Design Topmodule, start of the top module:
module Topmodule(
    input wire Clk,
    input wire Data,
    input wire Reset,
    input wire En,
    output reg Out
    );
	 wire Out_scrambler;
	 wire Out_descrambler;
	 wire Out_convendcoder;
	 wire Out_viterbi;
	 wire Out_interleaver;
	 wire Out_deinterleaver;
	 reg [9:0] counter;
	 Scrambler_control Scrambler (
    .Clk(Clk), 
    .MAC_Data(Data), 
    .Reset(Reset), 
    .En(En), 
    .Out(Out_scrambler)
    );
	 convencoder_control convendcoder (
    .Clk(Clk), 
    .Reset(Reset), 
    .En(En), 
    .Data(Out_scrambler), 
    .kout(Out_convendcoder)
    );
	 control_interleaver interleaved (
    .Clk(Clk), 
    .Reset(Reset), 
    .En(En), 
    .Data(Out_convendcoder), 
    .Out(Out_interleaver)
    );
	 control_deinterleaver deinterleaved (
    .Clk(Clk), 
    .Reset(Reset), 
    .En(En), 
    .Data(Out_interleaver), 
    .Out(Out_deinterleaver) 
    );
	 viterbicontrol vit (
    .Data(Out_deinterleaver), 
    .Clk(Clk), 
    .En(En), 
    .Reset(Reset), 
    .Out(Out_viterbi)
    );
	 Descrambler_control Descrambler (
    .Clk(Clk),  
    .Reset(Reset), 
    .En(En), 
    .Data(Out_viterbi), 
    .Out(Out_descrambler)
    );
	always@ (posedge Clk)begin
		if(~En || Reset) begin
			Out <= 1'b0;
			counter <= 10'b0;
		end
		else 
			Out <= Out_descrambler;
	end
endmodule
Size in the first run: roughly 5 I/O pins, about 46000 um2 of cells after synthesis.
Settings: LEC_CHECK=0, CAP_MARGIN=0, CORE_ASPECT_RATIO=1.39, CORE_MARGIN=2, CORE_UTILIZATION=72, CTS_CLUSTER_DIAMETER=333, CTS_CLUSTER_SIZE=10, HOLD_SLACK_MARGIN=0.29, PLACE_DENSITY=0.39, SETUP_SLACK_MARGIN=0.46, SLEW_MARGIN=20, TNS_END_PERCENT=10; clock period 6.21 ns.
run.sh (not shown) runs the stock make flow with config.mk's settings and CLKGATE_MAP_FILE=.
The first run completed, yet does not pass: setup timing.
Edit:
- CAP_MARGIN: 0 -> 20
- CORE_ASPECT_RATIO: 1.39 -> unset
- CORE_UTILIZATION: 72 -> 17
- CTS_CLUSTER_DIAMETER: 333 -> unset
- CTS_CLUSTER_SIZE: 10 -> unset
- HOLD_SLACK_MARGIN: 0.29 -> unset
- PLACE_DENSITY: 0.39 -> unset
- SETUP_SLACK_MARGIN: 0.46 -> unset
- TNS_END_PERCENT: 10 -> unset
- clock period: 6.21 -> 11.2 ns (I/O delays scaled with it)
Now the flow finished with timing, DRC and antenna clean.
Fmax decreases by about 10%.
Synthesized cell count does not change.
Core utilization decreases by 59 points.
Global-route usage decreases by 28 points.
Edit:
- CAP_MARGIN: 20 -> 15
- CORE_UTILIZATION: 17 -> 72
- CTS_CLUSTER_DIAMETER: unset -> 95
- HOLD_SLACK_MARGIN: unset -> -0.07
- SETUP_SLACK_MARGIN: unset -> 0.68
- clock period: 11.2 -> 7.74 ns (I/O delays scaled with it)
With this change the flow completed, yet does not pass: setup timing.
Sequential cell count stays the same.
Non-clock buffer count increases by 77.
Setup slack is worse by 2.5 ns.
Synthesized area does not change.
Routed wire length is lower by about 2%.
Critical path depth increases by 2.
Clock skew fell by 0.039 ns.
Clock-buffer cell count fell by 16.
Maximum frequency is higher by 10%.
Synthesized cell count is unchanged.
Edit:
- ABC_AREA: unset -> 1
- CAP_MARGIN: 15 -> 20
- CORE_UTILIZATION: 72 -> 69
- CTS_CLUSTER_DIAMETER: 95 -> 394
- HOLD_SLACK_MARGIN: -0.07 -> unset
- SETUP_SLACK_MARGIN: 0.68 -> unset
- clock period: 7.74 -> 8.68 ns (I/O delays scaled with it)
Result:
- The new run completed, yet does not pass: setup timing
- clock-buffer cell count came out higher by 5
- critical path depth went up by 15
- total power drops by 12%
- hold slack barely changes
- wire length grows by 5.8%
- global-route usage went down by 0.42 points
- final cell count goes up by 22%
- area after synthesis rises by 3.0%
- cell area came out higher by 2.6%

========
run 1:
Starting RTL as in the previous note.
clock: 12.2 ns
lec_check: 0
abc_area: 1
cap_margin: 20
cell_pad_in_sites_detail_placement: 1
cell_pad_in_sites_global_placement: 3
core_aspect_ratio: 1.38
core_margin: 6
core_utilization: 59
cts_cluster_diameter: 272
gpl_routability_driven: 0
place_density_lb_addon: 0.03
setup_slack_margin: 2.42
slew_margin: 30
Run 1: FLW-0024 in 3_1_place_gp_skip_io -> run aborted
--- input diff run 1..run 2 ---
# run 1
export LEC_CHECK = 0
export ABC_AREA = 1
export CAP_MARGIN = 20
export CELL_PAD_IN_SITES_DETAIL_PLACEMENT = 1
export CELL_PAD_IN_SITES_GLOBAL_PLACEMENT = 3
export CORE_ASPECT_RATIO = 1.38
export CORE_MARGIN = 6
export CORE_UTILIZATION = 59
export CTS_CLUSTER_DIAMETER = 272
export GPL_ROUTABILITY_DRIVEN = 0
export PLACE_DENSITY_LB_ADDON = 0.03
export SETUP_SLACK_MARGIN = 2.42
export SLEW_MARGIN = 30
create_clock -name core_clock -period 12.2 [get_ports {Clk}]
# run 2
export LEC_CHECK = 0
export CAP_MARGIN = 20
export CORE_MARGIN = 2
export CORE_UTILIZATION = 40
export GPL_TIMING_DRIVEN = 0
export MAX_ROUTING_LAYER = met4
export SETUP_SLACK_MARGIN = 1.5
export SLEW_MARGIN = 20
export TNS_END_PERCENT = 65
create_clock -name core_clock -period 8.69 [get_ports {Clk}]
==> results <==
- Status(run 1) = ERROR, stage = 3_1_place_gp_skip_io
- Every stage of run 2 finished as expected; the final checks, on the other hand, flagged negative setup slack, which means the layout fails.
- Looking at die height across run 2 and run 1, the one that comes out higher is run 1.
- The final reports for run 2 and run 1 show post-synthesis instance area lower in the former.
- Looking at area of the die, run 2 sits above run 1.
- Compared with run 1, in run 2 mean area per synthesized cell +1.3 um^2; area of the core climbed about 43%; number of cells in the yosys synthesis report decreased about 20%.
- Run 2 vs run 1: yosys synthesis chip area down by a few percent
[inputs] run 3 vs run 2
# run 2
export LEC_CHECK = 0
export CAP_MARGIN = 20
export CORE_MARGIN = 2
export CORE_UTILIZATION = 40
export GPL_TIMING_DRIVEN = 0
export MAX_ROUTING_LAYER = met4
export SETUP_SLACK_MARGIN = 1.5
export SLEW_MARGIN = 20
export TNS_END_PERCENT = 65
create_clock -name core_clock -period 8.69 [get_ports {Clk}]
# run 3
export LEC_CHECK = 0
export ABC_AREA = 1
export CAP_MARGIN = 5
export CORE_MARGIN = 2
export CORE_UTILIZATION = 71
export CTS_CLUSTER_DIAMETER = 220
export CTS_CLUSTER_SIZE = 17
export MAX_ROUTING_LAYER = met4
export SETUP_SLACK_MARGIN = 1.88
export SLEW_MARGIN = 20
create_clock -name core_clock -period 9.68 [get_ports {Clk}]
--- outcome ---
Run 3 reached the end of the flow, and the finished layout is clean on the timing, DRC and antenna checks.
Going from run 2 to run 3, synthesized cell count up 1,396; power share of the clock group down 12 points; wire length of the first global-routing pass down 20 mm.
The post-synthesis share of cell area spent on full adders, half adders and majority gates of run 3 is lower than that of run 2.
Length of the first detailed-routing pass in iterations is higher on run 3
Comparing run 3 and run 2, the higher switching power total is on run 2.
Number of cells on the critical path: run 3 higher than run 2
Looking at multi-input combinational area share, run 3 sits 0.44 points lower than run 2 does.
Compared with run 2, run 3 shows clock skew lower by 22 ps.

========
Topmodule again, from the RTL that the note above started with.
make LEC_CHECK=0 CAP_MARGIN=20 CORE_MARGIN=2 CORE_UTILIZATION=40 CTS_CLUSTER_SIZE=100 GPL_TIMING_DRIVEN=0 MAX_ROUTING_LAYER=met4 PLACE_DENSITY_LB_ADDON=0.08 SETUP_SLACK_MARGIN=1.5 SLEW_MARGIN=20 TNS_END_PERCENT=65 finish   # period 11.4 ns
The starting point went through all stages and came out clean.
Rerun with:
==> flow/config.mk (replaced) <==
export PLATFORM = sky130hd
export DESIGN_NAME = Topmodule
export DESIGN_NICKNAME = Topmodule
export VERILOG_FILES = /design/flow/design.v
export SDC_FILE = /design/flow/constraint.sdc
export NUM_CORES = 4
export LEC_CHECK = 0
export CAP_MARGIN = 15
export CORE_MARGIN = 2
export CORE_UTILIZATION = 72
export CTS_CLUSTER_DIAMETER = 278
export SETUP_SLACK_MARGIN = 1.92
export SLEW_MARGIN = 20
==> flow/constraint.sdc (replaced) <==
create_clock -name core_clock -period 7.63 [get_ports {Clk}]
set_input_delay 1.5260 -clock core_clock [delete_from_list [all_inputs] [get_ports {Clk}]]
set_output_delay 1.5260 -clock core_clock [all_outputs]
set_load 0.01 [all_outputs]
Now the flow ran to the end with violations: negative setup slack; critical path depth is unchanged; core utilization increases by 34 points; worst setup slack got worse by 3.8 ns; synthesized cell count stays the same; area after synthesis is unchanged.
Rerun with:
--- a/flow/config.mk
+++ b/flow/config.mk
@@ -6,8 +6,7 @@
 export NUM_CORES = 4
 export LEC_CHECK = 0
-export CAP_MARGIN = 15
+export ABC_AREA = 1
+export CAP_MARGIN = 20
 export CORE_MARGIN = 2
 export CORE_UTILIZATION = 72
-export CTS_CLUSTER_DIAMETER = 278
-export SETUP_SLACK_MARGIN = 1.92
 export SLEW_MARGIN = 20
==> flow/constraint.sdc (replaced) <==
create_clock -name core_clock -period 10.2 [get_ports {Clk}]
set_input_delay 2.0400 -clock core_clock [delete_from_list [all_inputs] [get_ports {Clk}]]
set_output_delay 2.0400 -clock core_clock [all_outputs]
set_load 0.01 [all_outputs]
The new run passed the timing, DRC and antenna checks.
Total power shrinks by 22%.
Sequential power shrinks by 25%.
Clock power shrinks by 18%.
First-iteration DRC count grows by 18%.

========
try-ember:
Topmodule again, from the RTL that the note above started with.
export LEC_CHECK = 0
export CAP_MARGIN = 40
export CELL_PAD_IN_SITES_GLOBAL_PLACEMENT = 0
export CORE_MARGIN = 2
export CORE_UTILIZATION = 70
export CTS_CLUSTER_DIAMETER = 172
export HOLD_SLACK_MARGIN = 0.04
export PLACE_DENSITY = 0.36
export SETUP_SLACK_MARGIN = -0.6
export SLEW_MARGIN = 20
create_clock -name core_clock -period 8.33 [get_ports {Clk}]
Layout checks on try-ember: not met. Flow itself completed; violations: setup timing.
Inputs modified between try-ember and try-juniper:
- CORE_UTILIZATION: 70 -> 37
- SLEW_MARGIN: 20 -> 15
- SETUP_SLACK_MARGIN: -0.6 -> 2.09
- CELL_PAD_IN_SITES_GLOBAL_PLACEMENT: 0 -> 2
- HOLD_SLACK_MARGIN: 0.04 -> -0.07
[summary]
The flow completed for try-juniper, but it is not clean: the layout still shows setup timing. Data required time at the worst endpoint: try-juniper higher than try-ember. try-ember has a lower net switching share of the total power than try-juniper. Re minimum clock period after layout: try-juniper is 0.14 ns down on try-ember. Cell area went up by a few percent going from try-ember to try-juniper. Final core utilization for try-juniper: 35 points down relative to try-ember. Post-detailed-route via-to-cell ratio, try-juniper vs try-ember: down by more than 10%.
Input changes introduced in try-onyx (baseline for comparison: try-juniper):
- CORE_UTILIZATION: 37 -> 70
- HOLD_SLACK_MARGIN: -0.07 -> 0.04
- SETUP_SLACK_MARGIN: 2.09 -> 2.17
- SLEW_MARGIN: 15 -> 20
- CELL_PAD_IN_SITES_GLOBAL_PLACEMENT: 2 -> 0
[summary]
- What the final checks of try-onyx revealed, after a flow that finished every stage, was a layout that fails on setup timing.
- try-onyx vs. try-juniper: violation tally from detailed-route iteration zero +1,859, clock latency on the worst-skew pair -0.04 ns.
- Internal power consumption delta for try-onyx relative to try-juniper: 310 µW lower
Power and IR drop assume default switching activity.
